==> inputs of v23 <==
// CPUSystem
module CPUSystem(Clock, Reset, T, Mem_Address, Mem_WData, Mem_RData, Mem_Read, Mem_Write);
==> flow/config.mk <==
export PLATFORM = sky130hd
export DESIGN_NAME = CPUSystem
export DESIGN_NICKNAME = CPUSystem
export VERILOG_FILES = /design/flow/design.v
export SDC_FILE = /design/flow/constraint.sdc
export NUM_CORES = 4
export LEC_CHECK = 0
export ABC_AREA = 1
export CAP_MARGIN = 10
export CELL_PAD_IN_SITES_DETAIL_PLACEMENT = 0
export CELL_PAD_IN_SITES_GLOBAL_PLACEMENT = 0
export CORE_ASPECT_RATIO = 0.82
export CORE_MARGIN = 2
export CORE_UTILIZATION = 56
export GPL_ROUTABILITY_DRIVEN = 1
export MAX_ROUTING_LAYER = met5
export MIN_ROUTING_LAYER = met1
export SETUP_SLACK_MARGIN = 1.47
export SLEW_MARGIN = 30
==> flow/constraint.sdc <==
create_clock -name core_clock -period 5.62 [get_ports {Clock}]
set_input_delay 1.1240 -clock core_clock [delete_from_list [all_inputs] [get_ports {Clock}]]
set_output_delay 1.1240 -clock core_clock [all_outputs]
set_load 0.01 [all_outputs]
run.sh (not shown) runs the stock make flow with config.mk's settings and CLKGATE_MAP_FILE=.
==> inputs of v13, as changes to v23 <==
Settings changed: ABC_AREA 1 to unset, CAP_MARGIN 10 to 20, CELL_PAD_IN_SITES_DETAIL_PLACEMENT 0 to unset, CELL_PAD_IN_SITES_GLOBAL_PLACEMENT 0 to unset, CORE_ASPECT_RATIO 0.82 to unset, CORE_UTILIZATION 56 to 57, GPL_ROUTABILITY_DRIVEN 1 to unset, MAX_ROUTING_LAYER met5 to unset, MIN_ROUTING_LAYER met1 to unset, SETUP_SLACK_MARGIN 1.47 to 2.67, SLEW_MARGIN 30 to 20.
==> flow/constraint.sdc (replaced) <==
create_clock -name core_clock -period 9.34 [get_ports {Clock}]
set_input_delay 1.8680 -clock core_clock [delete_from_list [all_inputs] [get_ports {Clock}]]
set_output_delay 1.8680 -clock core_clock [all_outputs]
set_load 0.01 [all_outputs]
==> summary of the runs <==
In v13 the register-to-register slack is higher than in v23, by 2300 ps. Against v13, the routed wire length of v23 is higher by 1.9%. In total power, v23 is at 2.8 times the value of v13. Between v13 and v23, the lower final cell count is in v13 (gap about 20%, measured against v23). Between v13 and v23, the lower non-clock buffer count is in v13 (gap 62). Flip-flop count is the same in v23 and v13. In v23 the final area is higher than in v13, by 6.8%. Against v23, the die size of v13 is smaller by about 1.4%.

* * *

==> inputs of build 53 <==
CPUSystem again, from the RTL that the note above started with.
==> flow/config.mk <==
export PLATFORM = sky130hd
export DESIGN_NAME = CPUSystem
export DESIGN_NICKNAME = CPUSystem
export VERILOG_FILES = /design/flow/design.v
export SDC_FILE = /design/flow/constraint.sdc
export NUM_CORES = 4
export LEC_CHECK = 0
export ABC_AREA = 1
export CAP_MARGIN = 40
export CELL_PAD_IN_SITES_DETAIL_PLACEMENT = 1
export CORE_ASPECT_RATIO = 0.89
export CORE_MARGIN = 2
export CORE_UTILIZATION = 41
export CTS_CLUSTER_DIAMETER = 92
export CTS_CLUSTER_SIZE = 20
export HOLD_SLACK_MARGIN = 0.03
export MAX_ROUTING_LAYER = met4
export MIN_ROUTING_LAYER = met1
export PLACE_DENSITY_LB_ADDON = 0.09
export SLEW_MARGIN = 25
==> flow/constraint.sdc <==
create_clock -name core_clock -period 14.2 [get_ports {Clock}]
set_input_delay 2.8400 -clock core_clock [delete_from_list [all_inputs] [get_ports {Clock}]]
set_output_delay 2.8400 -clock core_clock [all_outputs]
set_load 0.01 [all_outputs]
==> inputs of build 58, as changes to build 53 <==
- CAP_MARGIN: 40 -> 20
- CELL_PAD_IN_SITES_DETAIL_PLACEMENT: 1 -> default
- CORE_ASPECT_RATIO: 0.89 -> 0.99
- CORE_UTILIZATION: 41 -> 72
- CTS_CLUSTER_DIAMETER: 92 -> default
- CTS_CLUSTER_SIZE: 20 -> 78
- HOLD_SLACK_MARGIN: 0.03 -> 0.07
- MAX_ROUTING_LAYER: met4 -> default
- MIN_ROUTING_LAYER: met1 -> default
- PLACE_DENSITY: default -> 0.35
- PLACE_DENSITY_LB_ADDON: 0.09 -> default
- SLEW_MARGIN: 25 -> 20
==> flow/constraint.sdc (replaced) <==
create_clock -name core_clock -period 5.11 [get_ports {Clock}]
set_input_delay 1.0220 -clock core_clock [delete_from_list [all_inputs] [get_ports {Clock}]]
set_output_delay 1.0220 -clock core_clock [all_outputs]
set_load 0.01 [all_outputs]
==> deck_impl_summary.md <==
Key Metrics from the Run

Power and ir drop
  • Clock power frac: 14.7%
  • Clock Power: 625 µW
  • Sw Ratio: 56.13%
  • PD cells: 164.7 nW/µm²

Floorplan
  • Starting density of the core: 41.73%
  • Die Ht: 233.1 µm

GRT
  • First-pass GRT wire length: 177.3 mm

Run status
  • Outcome: timing/DRC/antenna clean

Placed design
  • Pre-CTS setup slack: 6.094 ns
  • Placed cell areas: between 20000 and 30000 µm²

Timing
  • Worst slew pin tran: 0.9156 ns
  • Final worst slack: between 5 and 6 ns

Final layout
  • FF+latch area: about 4700 µm²
  • Buffering overhead: 2.944%

Drt
  • Highest Signal Layer: met4
  • Initial DRC count: 3356
Source of the figures above: build 53

==> deck_impl_summary.md <==
Key Metrics from the Run

Timing
  • Worst slew pin tran: 1.309 ns
  • Final setup vio count: 1
  • Final worst slack: -0.007920 ns

Floorplan
  • Starting density of the core: 73.40%

Final layout
  • FF+latch area: between 4000 and 5000 µm²
  • Buffering overhead: 5.131%

Power and ir drop
  • Clock Power: 2.19 mW
  • Clock power frac: 17.1%
  • Sw Ratio: about 53%
  • PD cells: 474.3 nW/µm²

Run status
  • Outcome: complete, but fails checks
  • Layout Check Fails: negative setup slack

Placed design
  • Placed cell areas: 25280 µm²

Drt
  • Highest Signal Layer: met5
  • Initial DRC count: between 6000 and 7000

GRT
  • First-pass GRT wire length: 149.7 mm
Source of the figures above: build 58


* * *

==> inputs of build 36 <==
Starting RTL as in the previous note.
Settings: LEC_CHECK=0, ABC_AREA=1, CAP_MARGIN=10, CELL_PAD_IN_SITES_DETAIL_PLACEMENT=0, CELL_PAD_IN_SITES_GLOBAL_PLACEMENT=0, CORE_ASPECT_RATIO=0.92, CORE_MARGIN=2, CORE_UTILIZATION=72, CTS_CLUSTER_DIAMETER=231, GPL_ROUTABILITY_DRIVEN=1, MAX_ROUTING_LAYER=met5, MIN_ROUTING_LAYER=met1, PLACE_DENSITY=0.37, SETUP_SLACK_MARGIN=0.42, SLEW_MARGIN=30; clock period 5.11 ns.
==> build 34: changes against build 36 <==
==> flow/config.mk (replaced) <==
export PLATFORM = sky130hd
export DESIGN_NAME = CPUSystem
export DESIGN_NICKNAME = CPUSystem
export VERILOG_FILES = /design/flow/design.v
export SDC_FILE = /design/flow/constraint.sdc
export NUM_CORES = 4
export LEC_CHECK = 0
export CAP_MARGIN = 20
export CORE_MARGIN = 2
export CORE_UTILIZATION = 66
export SETUP_SLACK_MARGIN = 1.14
export SLEW_MARGIN = 20
==> flow/constraint.sdc (replaced) <==
create_clock -name core_clock -period 7.83 [get_ports {Clock}]
set_input_delay 1.5660 -clock core_clock [delete_from_list [all_inputs] [get_ports {Clock}]]
set_output_delay 1.5660 -clock core_clock [all_outputs]
set_load 0.01 [all_outputs]
==> notes <==
In build 34 the via count is smaller than in build 36, by about 9%.
In total power, build 36 is at 2.5 times the value of build 34.
Against build 36, the die area of build 34 is larger by about 9%.
In build 34 the first-iteration DRC count is smaller than in build 36, by 20%.
Against build 34, the clock power of build 36 is higher by 50%.
Against build 34, the sequential share of layout area of build 36 is lower by 0.82 points.
Build 34 finished clean. Build 36 finished with setup timing left.
In build 36 the core utilization is higher than in build 34, by 10 points.
Critical path depth: build 36 is higher than build 34 (4).

* * *

==> job 8095: inputs <==
CPUSystem again, from the RTL that the note above started with.
Settings: LEC_CHECK=0, ABC_AREA=1, CAP_MARGIN=0, CORE_MARGIN=2, CORE_UTILIZATION=72, CTS_CLUSTER_DIAMETER=376, CTS_CLUSTER_SIZE=100, SETUP_SLACK_MARGIN=0.41, SLEW_MARGIN=20; clock period 5.11 ns.
==> job 9255 (differences from job 8095) <==
==> flow/config.mk (replaced) <==
export PLATFORM = sky130hd
export DESIGN_NAME = CPUSystem
export DESIGN_NICKNAME = CPUSystem
export VERILOG_FILES = /design/flow/design.v
export SDC_FILE = /design/flow/constraint.sdc
export NUM_CORES = 4
export LEC_CHECK = 0
export CAP_MARGIN = 40
export CELL_PAD_IN_SITES_GLOBAL_PLACEMENT = 1
export CORE_MARGIN = 7
export CORE_UTILIZATION = 40
export CTS_CLUSTER_DIAMETER = 280
export GPL_ROUTABILITY_DRIVEN = 0
export GPL_TIMING_DRIVEN = 0
export SLEW_MARGIN = 40
==> flow/constraint.sdc (replaced) <==
create_clock -name core_clock -period 11.7 [get_ports {Clock}]
set_input_delay 2.3400 -clock core_clock [delete_from_list [all_inputs] [get_ports {Clock}]]
set_output_delay 2.3400 -clock core_clock [all_outputs]
set_load 0.01 [all_outputs]
==> job 9189 (differences from job 8095) <==
==> flow/config.mk (replaced) <==
export PLATFORM = sky130hd
export DESIGN_NAME = CPUSystem
export DESIGN_NICKNAME = CPUSystem
export VERILOG_FILES = /design/flow/design.v
export SDC_FILE = /design/flow/constraint.sdc
export NUM_CORES = 4
export LEC_CHECK = 0
export CAP_MARGIN = 20
export CORE_MARGIN = 2
export CORE_UTILIZATION = 40
export SLEW_MARGIN = 20
==> flow/constraint.sdc (replaced) <==
create_clock -name core_clock -period 16.5 [get_ports {Clock}]
set_input_delay 3.3000 -clock core_clock [delete_from_list [all_inputs] [get_ports {Clock}]]
set_output_delay 3.3000 -clock core_clock [all_outputs]
set_load 0.01 [all_outputs]
==> impl_metrics.xml <==
<?xml version="1.0" encoding="UTF-8"?>
<metrics>
  <group name="outcome">
    <metric name="outcome" unit="">timing/DRC/antenna clean</metric>
  </group>
  <group name="synth">
    <metric name="sequential_share_of_the_synthesized_area" unit="">0.196</metric>
    <metric name="synth_nets" unit="">3662</metric>
    <metric name="postSynthCellCount" unit="">3582</metric>
    <metric name="synth.cellmix.compoundShare" unit="">0.338</metric>
    <metric name="yosys-top-cells-area" unit="">sky130_fd_sc_hd__dfxtp_1, sky130_fd_sc_hd__a21oi_1, sky130_fd_sc_hd__nand2_1</metric>
    <metric name="top_area_frac" unit="">0.196</metric>
    <metric name="ys_sh_adder" unit="">0.0367</metric>
  </group>
  <group name="floorplanning">
    <metric name="rows" unit="">90</metric>
    <metric name="die_width" unit="µm">260</metric>
    <metric name="initCoreUtil" unit="">0.404</metric>
    <metric name="core_area" unit="µm²">60100</metric>
  </group>
  <group name="global_routing">
    <metric name="total_routing_resource_utilization_after_global_routing" unit="">0.374</metric>
    <metric name="grtUsageMet2" unit="">0.580</metric>
  </group>
  <group name="placement">
    <metric name="post_detailed_placement_half_perimeter_wirelength" unit="µm">101000</metric>
  </group>
  <group name="cts">
    <metric name="ctsResizeCount" unit="">0</metric>
  </group>
</metrics>
Source of the figures above: job 9255

==> impl_metrics.xml <==
<?xml version="1.0" encoding="UTF-8"?>
<metrics>
  <group name="outcome">
    <metric name="outcome" unit="">stopped before the end</metric>
    <metric name="stop_stage" unit="">global routing</metric>
    <metric name="run.stop_error" unit="">[ERROR GRT-0232] Routing congestion too high. Check the congestion heatmap in the GUI.</metric>
  </group>
  <group name="synth">
    <metric name="synth.cellmix.compoundShare" unit="">0.250</metric>
    <metric name="ys_sh_adder" unit="">0.0368</metric>
    <metric name="synth_nets" unit="">4362</metric>
    <metric name="yosys-top-cells-area" unit="">sky130_fd_sc_hd__dfxtp_1, sky130_fd_sc_hd__nand2_1, sky130_fd_sc_hd__inv_1</metric>
  </group>
  <group name="cts">
    <metric name="ctsResizeCount" unit="">236</metric>
  </group>
  <group name="placement">
    <metric name="post_detailed_placement_half_perimeter_wirelength" unit="µm">72600</metric>
  </group>
  <group name="floorplanning">
    <metric name="core_area" unit="µm²">33300</metric>
    <metric name="rows" unit="">67</metric>
  </group>
</metrics>
Source of the figures above: job 8095

==> impl_metrics.xml <==
<?xml version="1.0" encoding="UTF-8"?>
<metrics>
  <group name="outcome">
    <metric name="outcome" unit="">timing/DRC/antenna clean</metric>
  </group>
  <group name="floorplanning">
    <metric name="initCoreUtil" unit="">0.404</metric>
    <metric name="die_width" unit="µm">250</metric>
    <metric name="core_area" unit="µm²">60100</metric>
    <metric name="rows" unit="">90</metric>
  </group>
  <group name="global_routing">
    <metric name="grt_start_max_net_pins" unit="">86</metric>
    <metric name="total_routing_resource_utilization_after_global_routing" unit="">0.307</metric>
    <metric name="grtUsageMet2" unit="">0.480</metric>
  </group>
  <group name="placement">
    <metric name="post_detailed_placement_half_perimeter_wirelength" unit="µm">72300</metric>
    <metric name="post-place-ws" unit="ns">7.32</metric>
  </group>
  <group name="synth">
    <metric name="synth-seq-cells" unit="">237</metric>
    <metric name="top_area_frac" unit="">0.196</metric>
    <metric name="sequential_share_of_the_synthesized_area" unit="">0.196</metric>
    <metric name="postSynthCellCount" unit="">3582</metric>
    <metric name="ys_sh_adder" unit="">0.0367</metric>
    <metric name="synth.cellmix.compoundShare" unit="">0.338</metric>
  </group>
  <group name="critical_path">
    <metric name="cpMostUsedCell" unit="">sky130_fd_sc_hd__o21ai_0</metric>
  </group>
  <group name="drt">
    <metric name="post_drt_via_cell_ratio" unit="">6.62</metric>
  </group>
</metrics>
Source of the figures above: job 9189

No activity file was given, so power comes from the tool's default toggle rates.
